==> run a: inputs <==
==> flow/design.v (excerpt) <==
module fm_lpr_fir (
    input  logic        clock,
    input  logic        reset,
    input  logic [31:0] x_in,
    output logic        x_rd_en,
    input  logic        x_empty,
    output logic [31:0] y_out,
    input  logic        y_out_full,
    output logic        y_wr_en
);
localparam AUDIO_LPR_COEFF_TAPS = 32;
localparam [AUDIO_LPR_COEFF_TAPS*32-1:0] AUDIO_LPR_COEFFS = {
    32'hfffffffd, 32'hfffffffa, 32'hfffffff4, 32'hffffffed, 32'hffffffe5, 32'hffffffdf, 32'hffffffe2, 32'hfffffff3,
    32'h00000015, 32'h0000004e, 32'h0000009b, 32'h000000f9, 32'h0000015d, 32'h000001be, 32'h0000020e, 32'h00000243,
    32'h00000243, 32'h0000020e, 32'h000001be, 32'h0000015d, 32'h000000f9, 32'h0000009b, 32'h0000004e, 32'h00000015,
    32'hfffffff3, 32'hffffffe2, 32'hffffffdf, 32'hffffffe5, 32'hffffffed, 32'hfffffff4, 32'hfffffffa, 32'hfffffffd
};
fir #(
    .TAPS(AUDIO_LPR_COEFF_TAPS),
    .DECIMATION(8),
    .DATA_SIZE(32),
    .GLOBAL_COEFF(AUDIO_LPR_COEFFS),
    .UNROLL(4)
) fir_lpr_inst (
    .clock(clock),
    .reset(reset),
    .x_in(x_in),
    .x_rd_en(x_rd_en),
    .x_empty(x_empty),
    .y_out(y_out),
    .y_out_full(y_out_full),
    .y_wr_en(y_wr_en)
);
endmodule
export LEC_CHECK = 0
export ABC_AREA = 1
export CAP_MARGIN = 20
export CELL_PAD_IN_SITES_DETAIL_PLACEMENT = 2
export CORE_MARGIN = 2
export CORE_UTILIZATION = 25
export CTS_CLUSTER_SIZE = 98
export GPL_ROUTABILITY_DRIVEN = 1
export PLACE_DENSITY = 0.41
export SLEW_MARGIN = 20
export TNS_END_PERCENT = 30
create_clock -name core_clock -period 7.57 [get_ports {clock}]
run.sh (not shown) runs the stock make flow with config.mk's settings and CLKGATE_MAP_FILE=.
==> run b (differences from run a) <==
==> flow/config.mk (replaced) <==
export PLATFORM = sky130hd
export DESIGN_NAME = fm_lpr_fir
export DESIGN_NICKNAME = fm_lpr_fir
export VERILOG_FILES = /design/flow/design.v
export SDC_FILE = /design/flow/constraint.sdc
export NUM_CORES = 4
export LEC_CHECK = 0
export CAP_MARGIN = 15
export CORE_MARGIN = 2
export CORE_UTILIZATION = 72
export CTS_CLUSTER_DIAMETER = 49
export CTS_CLUSTER_SIZE = 10
export SLEW_MARGIN = 20
==> flow/constraint.sdc (replaced) <==
create_clock -name core_clock -period 6.3 [get_ports {clock}]
set_input_delay 1.2600 -clock core_clock [delete_from_list [all_inputs] [get_ports {clock}]]
set_output_delay 1.2600 -clock core_clock [all_outputs]
set_load 0.01 [all_outputs]
==> run c (differences from run a) <==
==> flow/config.mk (replaced) <==
export PLATFORM = sky130hd
export DESIGN_NAME = fm_lpr_fir
export DESIGN_NICKNAME = fm_lpr_fir
export VERILOG_FILES = /design/flow/design.v
export SDC_FILE = /design/flow/constraint.sdc
export NUM_CORES = 4
export LEC_CHECK = 0
export CAP_MARGIN = 20
export CORE_MARGIN = 2
export CORE_UTILIZATION = 40
export SLEW_MARGIN = 20
==> flow/constraint.sdc (replaced) <==
create_clock -name core_clock -period 12.0 [get_ports {clock}]
set_input_delay 2.4000 -clock core_clock [delete_from_list [all_inputs] [get_ports {clock}]]
set_output_delay 2.4000 -clock core_clock [all_outputs]
set_load 0.01 [all_outputs]
==> impl_metrics.ini <==
; synthesis and place-and-route metrics
[timing]
setup_violations = 78
worst_slack_ps = -1080

[final_layout]
nClkBuffers = 254
inverters = 2924

[run_status]
failed_layout_checks = negative setup slack
status = finished with violations

[worst_setup_path]
crit_arrival_ps = 9390

[die]
die_w_um = 721.0

[hold_path]
min_to = fir_lpr_inst.product[5]
the above is filed under run a

==> impl_metrics.ini <==
; synthesis and place-and-route metrics
[worst_setup_path]
cp_max_fo = 17
crit_arrival_ps = 11670

[die]
die_w_um = 568.2

[final_layout]
inverters = 1837
nClkBuffers = 237

[timing]
setup_violations = 0
worst_slack_ps = 1089

[synthesis]
yosysTopAreaCell = dfrtp_1

[run_status]
status = finished clean
the above is filed under run c

==> impl_metrics.ini <==
; synthesis and place-and-route metrics
[timing]
setup_violations = 113
clock_skew_ps = 96.53
worst_slack_ps = -2695

[drt]
drc = 0

[hold_path]
min_to = fir_lpr_inst.shift_reg[585]

[run_status]
failed_layout_checks = negative setup slack
status = finished with violations

[final_layout]
inverters = 1837
nClkBuffers = 206

[worst_setup_path]
crit_arrival_ps = 9700

[die]
die_w_um = 424.6
the above is filed under run b


========
==> 10-23 <==
fm_lpr_fir again, from the RTL that the note above started with.
Settings: LEC_CHECK=0, CAP_MARGIN=20, CELL_PAD_IN_SITES_DETAIL_PLACEMENT=1, CELL_PAD_IN_SITES_GLOBAL_PLACEMENT=1, CORE_ASPECT_RATIO=0.99, CORE_MARGIN=10, CORE_UTILIZATION=16, CTS_CLUSTER_SIZE=68, GPL_ROUTABILITY_DRIVEN=0, HOLD_SLACK_MARGIN=0.23, MIN_ROUTING_LAYER=met2, SLEW_MARGIN=0, TNS_END_PERCENT=25; clock period 7.6 ns.
==> inputs of 11-02, as changes to 10-23 <==
CAP_MARGIN = 40   (was 20)
CELL_PAD_IN_SITES_DETAIL_PLACEMENT = not set   (was 1)
CELL_PAD_IN_SITES_GLOBAL_PLACEMENT = not set   (was 1)
CORE_ASPECT_RATIO = not set   (was 0.99)
CORE_MARGIN = 2   (was 10)
CORE_UTILIZATION = 72   (was 16)
CTS_CLUSTER_SIZE = 13   (was 68)
GPL_ROUTABILITY_DRIVEN = not set   (was 0)
HOLD_SLACK_MARGIN = not set   (was 0.23)
MIN_ROUTING_LAYER = not set   (was met2)
SETUP_SLACK_MARGIN = 0.95   (was not set)
SLEW_MARGIN = 20   (was 0)
TNS_END_PERCENT = not set   (was 25)
==> flow/constraint.sdc (replaced) <==
create_clock -name core_clock -period 7.48 [get_ports {clock}]
set_input_delay 1.4960 -clock core_clock [delete_from_list [all_inputs] [get_ports {clock}]]
set_output_delay 1.4960 -clock core_clock [all_outputs]
set_load 0.01 [all_outputs]
==> inputs of 10-01, as changes to 10-23 <==
CELL_PAD_IN_SITES_DETAIL_PLACEMENT = 2   (was 1)
CELL_PAD_IN_SITES_GLOBAL_PLACEMENT = 2   (was 1)
CORE_ASPECT_RATIO = 0.69   (was 0.99)
CORE_UTILIZATION = 58   (was 16)
CTS_CLUSTER_DIAMETER = 167   (was not set)
CTS_CLUSTER_SIZE = not set   (was 68)
GPL_ROUTABILITY_DRIVEN = 1   (was 0)
HOLD_SLACK_MARGIN = not set   (was 0.23)
MAX_ROUTING_LAYER = met4   (was not set)
MIN_ROUTING_LAYER = not set   (was met2)
SETUP_SLACK_MARGIN = 0.18   (was not set)
SLEW_MARGIN = 40   (was 0)
TNS_END_PERCENT = not set   (was 25)
==> flow/constraint.sdc (replaced) <==
create_clock -name core_clock -period 12.0 [get_ports {clock}]
set_input_delay 2.4000 -clock core_clock [delete_from_list [all_inputs] [get_ports {clock}]]
set_output_delay 2.4000 -clock core_clock [all_outputs]
set_load 0.01 [all_outputs]
==> comparison table <==
Max-slew violation count: 11-02 0; 10-01 -; 10-23 0
Combinational share of cell area: 11-02 0.579; 10-01 -; 10-23 0.537
Run status: 11-02 finished with violations; 10-01 aborted with a tool error; 10-23 finished with violations
Stage where the flow stopped: 11-02 -; 10-01 3_5_place_dp; 10-23 -
Reasons for failing layout checks: 11-02 setup timing; 10-01 -; 10-23 setup timing
Routing layer with the top usage in global route: 11-02 met2; 10-01 -; 10-23 met3
Number of cells after detailed placement: 11-02 16800; 10-01 -; 10-23 25000
Setup slack of the critical path after layout: 11-02 -1520 ps; 10-01 -; 10-23 -1240 ps
HPWL Detailed: 11-02 271000 µm; 10-01 -; 10-23 323000 µm
Comb gates: 11-02 10200; 10-01 -; 10-23 10200
Highest attainable clock frequency: 11-02 111 MHz; 10-01 -; 10-23 113 MHz
Wire length of the first global-routing pass: 11-02 590000 µm; 10-01 -; 10-23 661000 µm
Setup slack on the worst flop-to-flop path: 11-02 -1520 ps; 10-01 -; 10-23 -1240 ps
Count of plain and timing-repair buffers in the layout: 11-02 1204; 10-01 -; 10-23 1209
Relative slew slack: 11-02 0.165; 10-01 -; 10-23 0.122
Post-detailed-route wirelength per cell: 11-02 21.7 µm; 10-01 -; 10-23 16.9 µm
Hold EP: 11-02 fir_lpr_inst.shift_reg[201]$_DFFE_PP0P_; 10-01 -; 10-23 fir_lpr_inst.shift_reg[365]$_DFFE_PP0P_
Crit. End Element: 11-02 flop; 10-01 -; 10-23 flop
Met3 usage: 11-02 0.0958; 10-01 -; 10-23 0.203
Inverters, non-clock: 11-02 1837; 10-01 -; 10-23 1837
Worst Hold Slack: 11-02 465 ps; 10-01 -; 10-23 430 ps
Min-Delay Path Class: 11-02 flop to flop; 10-01 -; 10-23 flop to flop
Kind of critical path: 11-02 flop to flop; 10-01 -; 10-23 flop to flop
Die Area: 11-02 180000 µm²; 10-01 239000 µm²; 10-23 832000 µm²

========
==> run F <==
fm_lpr_fir again, from the RTL that the note above started with.
Settings: LEC_CHECK=0, CAP_MARGIN=20, CELL_PAD_IN_SITES_DETAIL_PLACEMENT=2, CELL_PAD_IN_SITES_GLOBAL_PLACEMENT=2, CORE_ASPECT_RATIO=0.69, CORE_MARGIN=10, CORE_UTILIZATION=71, CTS_CLUSTER_DIAMETER=167, GPL_ROUTABILITY_DRIVEN=1, MAX_ROUTING_LAYER=met4, MIN_ROUTING_LAYER=met2, SETUP_SLACK_MARGIN=0.18, SLEW_MARGIN=35; clock period 12.0 ns.
==> run P: changes against run F <==
CELL_PAD_IN_SITES_DETAIL_PLACEMENT = unset   (was 2)
CELL_PAD_IN_SITES_GLOBAL_PLACEMENT = unset   (was 2)
CORE_ASPECT_RATIO = unset   (was 0.69)
CORE_MARGIN = 2   (was 10)
CORE_UTILIZATION = 68   (was 71)
CTS_CLUSTER_DIAMETER = unset   (was 167)
CTS_CLUSTER_SIZE = 25   (was unset)
GPL_ROUTABILITY_DRIVEN = unset   (was 1)
MAX_ROUTING_LAYER = unset   (was met4)
MIN_ROUTING_LAYER = unset   (was met2)
SETUP_SLACK_MARGIN = unset   (was 0.18)
SLEW_MARGIN = 20   (was 35)
==> flow/constraint.sdc (replaced) <==
create_clock -name core_clock -period 7.82 [get_ports {clock}]
set_input_delay 1.5640 -clock core_clock [delete_from_list [all_inputs] [get_ports {clock}]]
set_output_delay 1.5640 -clock core_clock [all_outputs]
set_load 0.01 [all_outputs]
==> run G: changes against run F <==
ABC_AREA = 1   (was unset)
CELL_PAD_IN_SITES_DETAIL_PLACEMENT = 0   (was 2)
CELL_PAD_IN_SITES_GLOBAL_PLACEMENT = unset   (was 2)
CORE_ASPECT_RATIO = unset   (was 0.69)
CORE_MARGIN = 2   (was 10)
CORE_UTILIZATION = 18   (was 71)
CTS_CLUSTER_DIAMETER = unset   (was 167)
CTS_CLUSTER_SIZE = 98   (was unset)
GPL_ROUTABILITY_DRIVEN = unset   (was 1)
MAX_ROUTING_LAYER = unset   (was met4)
MIN_ROUTING_LAYER = unset   (was met2)
PLACE_DENSITY_LB_ADDON = 0.16   (was unset)
SETUP_SLACK_MARGIN = unset   (was 0.18)
SLEW_MARGIN = 20   (was 35)
TNS_END_PERCENT = 45   (was unset)
==> run D: changes against run F <==
CAP_MARGIN = 15   (was 20)
CELL_PAD_IN_SITES_DETAIL_PLACEMENT = unset   (was 2)
CELL_PAD_IN_SITES_GLOBAL_PLACEMENT = unset   (was 2)
CORE_ASPECT_RATIO = unset   (was 0.69)
CORE_MARGIN = 2   (was 10)
CORE_UTILIZATION = 72   (was 71)
CTS_CLUSTER_DIAMETER = 336   (was 167)
CTS_CLUSTER_SIZE = 10   (was unset)
GPL_ROUTABILITY_DRIVEN = unset   (was 1)
MAX_ROUTING_LAYER = unset   (was met4)
MIN_ROUTING_LAYER = unset   (was met2)
SETUP_SLACK_MARGIN = 1.03   (was 0.18)
SLEW_MARGIN = 20   (was 35)
==> flow/constraint.sdc (replaced) <==
create_clock -name core_clock -period 6.3 [get_ports {clock}]
set_input_delay 1.2600 -clock core_clock [delete_from_list [all_inputs] [get_ports {clock}]]
set_output_delay 1.2600 -clock core_clock [all_outputs]
set_load 0.01 [all_outputs]
==> qor summary <==
Result of the run: run F stopped before the end; run G complete, no violations; run P complete, but fails checks; run D complete, but fails checks
Failing step: run F global placement without I/O (3_1_place_gp_skip_io); run G -; run P -; run D -
Layout check failures: run F -; run G -; run P setup timing; run D setup timing
Yosys top cell by instances: run F sky130_fd_sc_hd__nand2_1; run G sky130_fd_sc_hd__inv_1; run P sky130_fd_sc_hd__nand2_1; run D sky130_fd_sc_hd__nand2_1
Basic Gates by Area: run F 0.1900; run G 0.1557; run P 0.1900; run D 0.1900
FF-to-FF path depth: run F -; run G 31; run P 42; run D 37
Crit-path max FO: run F -; run G 39; run P 6; run D 7
Die footprint: run F 197000 sq um; run G 720700 sq um; run P 190700 sq um; run D 180200 sq um
Detailed-route DRC error count: run F -; run G 0; run P 0; run D 0
Number of clock buffers in the layout: run F -; run G 277; run P 222; run D 172
Buffers & Inverters on Critical Path: run F -; run G 8; run P 17; run D 11
Synthesis area per yosys: run F 127300 sq um; run G 128500 sq um; run P 127300 sq um; run D 127300 sq um
Final WL: run F -; run G 503900 um; run P 359000 um; run D 392900 um
Unrepaired setup endpoints after global routing: run F -; run G no; run P yes; run D yes
Area share of buffers outside the clock network: run F -; run G 0.01477; run P 0.06601; run D 0.08607

========
==> v6 <==
==> flow/design.v <==
module fir #(
    parameter TAPS = 32,
    parameter DECIMATION = 8,
    parameter DATA_SIZE = 32,
    parameter [TAPS*DATA_SIZE-1:0] GLOBAL_COEFF = '0,
    parameter UNROLL = 16
) (
    input   logic clock,
    input   logic reset,
    input   logic [DATA_SIZE-1:0] x_in,   
    output   logic x_rd_en,
    input  logic x_empty,
    output  logic y_wr_en,
    input   logic y_out_full,
    output  logic [DATA_SIZE-1:0] y_out 
);
typedef enum logic[2:0] {
    INIT, 
    COMPUTE, 
    WRITE
} state_t;
state_t state, next_state;
logic [0:TAPS-1] [DATA_SIZE-1:0] shift_reg;
logic [0:TAPS-1][DATA_SIZE-1:0] shift_reg_c;
logic [$clog2(DECIMATION)-1:0] decimation_counter, decimation_counter_c;
logic [$clog2(TAPS)-1:0] taps_counter, taps_counter_c;
logic [0:UNROLL-1][DATA_SIZE-1:0] tap_value, tap_value_c;
logic signed [0:UNROLL-1][DATA_SIZE-1:0] product, product_c;
logic [0:UNROLL-1][DATA_SIZE-1:0] y_sum, y_sum_c; 
logic last_cycle, last_cycle_c;
logic [$clog2(TAPS)-1:0] coefficient_counter, coefficient_counter_c;
logic [DATA_SIZE-1:0] total_sum;
logic [0:TAPS-1][DATA_SIZE-1:0] coeff;
assign coeff = GLOBAL_COEFF;
function logic signed [DATA_SIZE-1:0] DEQUANTIZE(logic signed [DATA_SIZE-1:0] val);
    if (val < 0) begin
        DEQUANTIZE = DATA_SIZE'(-(-val >>> 10));
    end else begin
        DEQUANTIZE = DATA_SIZE'(val >>> 10);
    end
endfunction
always_ff @(posedge clock or posedge reset) begin
    if (reset == 1'b1) begin
        state <= INIT;       
        product <= '0;
        last_cycle <= '0;
        coefficient_counter <= '0;
        taps_counter <= '0;        
        decimation_counter <= '0;       
        y_sum <= '0;
        tap_value <= '0;
        shift_reg <= '0;
    end else begin
        taps_counter <= taps_counter_c;
        coefficient_counter <= coefficient_counter_c;
        shift_reg <= shift_reg_c;
        state <= next_state;  
        y_sum <= y_sum_c;
        tap_value <= tap_value_c;
        product <= product_c;
        last_cycle <= last_cycle_c;        
        decimation_counter <= decimation_counter_c;
    end
end
always_comb begin
    next_state = state;
    x_rd_en = 1'b0;
    y_wr_en = 1'b0;
    decimation_counter_c = decimation_counter;
    shift_reg_c = shift_reg;
    taps_counter_c = taps_counter;
    y_sum_c = y_sum;
    tap_value_c = tap_value;
    product_c = product;
    last_cycle_c = last_cycle;
    coefficient_counter_c = coefficient_counter;
    total_sum = '0;
    y_out = '0;
    case(state)
        INIT: begin
            if (x_empty == 1'b0) begin
                x_rd_en = 1'b1;
                shift_reg_c[1:TAPS-1] = shift_reg[0:TAPS-2];
                shift_reg_c[0] = x_in;
                decimation_counter_c = decimation_counter + 1'b1;
                if (decimation_counter == DECIMATION - 1) begin
                    next_state = COMPUTE;
                    for (int i = 0; i < UNROLL; i++) begin
                        tap_value_c[i] = shift_reg_c[i];
                    end  
                    taps_counter_c = taps_counter + UNROLL;
                end else begin
                    next_state = INIT;
                end
            end
        end
        COMPUTE: begin
            if (last_cycle == 1'b0) begin
                for (int i = 0; i < UNROLL; i++) begin 
                    product_c[i] = $signed(tap_value[i]) * $signed(coeff[TAPS-coefficient_counter-i-1]);
                end
                if (taps_counter != UNROLL) begin
                    for (int i = 0; i < UNROLL; i++) begin
                        y_sum_c[i] = $signed(y_sum[i]) + DEQUANTIZE(product[i]);
                    end
                end
                taps_counter_c = taps_counter + UNROLL;
                coefficient_counter_c = coefficient_counter + UNROLL;
                for (int i = 0; i < UNROLL; i++)
                    tap_value_c[i] = shift_reg[taps_counter+i];
                if (taps_counter == 0) begin
                    last_cycle_c = 1'b1;
                end
            end else begin
                for (int i = 0; i < UNROLL; i++) begin
                    y_sum_c[i] = $signed(y_sum[i]) + DEQUANTIZE(product[i]);
                end  
                last_cycle_c = 1'b0;
                next_state = WRITE;
            end            
        end
        WRITE: begin
            if (y_out_full == 1'b0) begin
                y_wr_en = 1'b1;
                total_sum = '0;
                for (int i = 0; i < UNROLL; i++) begin
                    total_sum = $signed(total_sum) + $signed(y_sum[i]);
                end
                y_out = total_sum;
                taps_counter_c = '0;
                coefficient_counter_c = '0;
                decimation_counter_c = '0;
                y_sum_c = '0;
                next_state = INIT;
            end
        end
        default: begin
            next_state = INIT;
            x_rd_en = 1'bx;
            y_wr_en = 1'bx;
            y_out = 'x;
            decimation_counter_c = 'x;
            taps_counter_c = 'x;
            y_sum_c = 'x;
            shift_reg_c = 'x;
            product_c = 'x;
            last_cycle_c = 'x;
            coefficient_counter_c = 'x;
            tap_value_c = 'x;
        end
    endcase
end
endmodule
module fm_lpr_fir (
    input  logic        clock,
    input  logic        reset,
    input  logic [31:0] x_in,
    output logic        x_rd_en,
    input  logic        x_empty,
    output logic [31:0] y_out,
    input  logic        y_out_full,
    output logic        y_wr_en
);
localparam AUDIO_LPR_COEFF_TAPS = 32;
localparam [AUDIO_LPR_COEFF_TAPS*32-1:0] AUDIO_LPR_COEFFS = {
    32'hfffffffd, 32'hfffffffa, 32'hfffffff4, 32'hffffffed, 32'hffffffe5, 32'hffffffdf, 32'hffffffe2, 32'hfffffff3,
    32'h00000015, 32'h0000004e, 32'h0000009b, 32'h000000f9, 32'h0000015d, 32'h000001be, 32'h0000020e, 32'h00000243,
    32'h00000243, 32'h0000020e, 32'h000001be, 32'h0000015d, 32'h000000f9, 32'h0000009b, 32'h0000004e, 32'h00000015,
    32'hfffffff3, 32'hffffffe2, 32'hffffffdf, 32'hffffffe5, 32'hffffffed, 32'hfffffff4, 32'hfffffffa, 32'hfffffffd
};
fir #(
    .TAPS(AUDIO_LPR_COEFF_TAPS),
    .DECIMATION(8),
    .DATA_SIZE(32),
    .GLOBAL_COEFF(AUDIO_LPR_COEFFS),
    .UNROLL(4)
) fir_lpr_inst (
    .clock(clock),
    .reset(reset),
    .x_in(x_in),
    .x_rd_en(x_rd_en),
    .x_empty(x_empty),
    .y_out(y_out),
    .y_out_full(y_out_full),
    .y_wr_en(y_wr_en)
);
endmodule
==> flow/run.sh <==
#!/bin/bash
# the make line also repeats each setting of config.mk as NAME=value (left out here)
make -C /OpenROAD-flow-scripts/flow DESIGN_CONFIG=/design/flow/config.mk WORK_HOME=/design/flow/orfs CLKGATE_MAP_FILE= finish
==> flow/config.mk <==
export PLATFORM = sky130hd
export DESIGN_NAME = fm_lpr_fir
export DESIGN_NICKNAME = fm_lpr_fir
export VERILOG_FILES = /design/flow/design.v
export SDC_FILE = /design/flow/constraint.sdc
export NUM_CORES = 4
export LEC_CHECK = 0
export CAP_MARGIN = 20
export CORE_MARGIN = 2
export CORE_UTILIZATION = 70
export CTS_CLUSTER_SIZE = 25
export SETUP_SLACK_MARGIN = -0.44
export SLEW_MARGIN = 20
==> flow/constraint.sdc <==
create_clock -name core_clock -period 6.82 [get_ports {clock}]
set_input_delay 1.3640 -clock core_clock [delete_from_list [all_inputs] [get_ports {clock}]]
set_output_delay 1.3640 -clock core_clock [all_outputs]
set_load 0.01 [all_outputs]
==> v10 (differences from v6) <==
Settings changed: CELL_PAD_IN_SITES_DETAIL_PLACEMENT from default to 1, CORE_UTILIZATION 70 to 40, CTS_CLUSTER_SIZE 25 to default, GPL_ROUTABILITY_DRIVEN from default to 0, SETUP_SLACK_MARGIN -0.44 to 0.18.
==> flow/constraint.sdc (replaced) <==
create_clock -name core_clock -period 12.0 [get_ports {clock}]
set_input_delay 2.4000 -clock core_clock [delete_from_list [all_inputs] [get_ports {clock}]]
set_output_delay 2.4000 -clock core_clock [all_outputs]
set_load 0.01 [all_outputs]
==> summary of the runs <==
v6 completed and failed the layout checks on negative setup slack. v10 went through all stages and came out clean.
Between v10 and v6, the lower register-to-register slack is in v6 (gap 3.0 ns).
Synthesized area is the same in v6 and v10.
Between v6 and v10, the lower clock-buffer cell count is in v6 (gap 30).
In flip-flop count, v10 and v6 do not differ.
Between v6 and v10, the lower wire length is in v6 (gap 2.8%, measured against v10).
In v10 the maximum frequency is lower than in v6, by 19%.
Of v10 and v6, v6 has the higher worst hold slack (gap 0.016 ns).
Against v6, the final cell count of v10 is higher by about 4.5%.
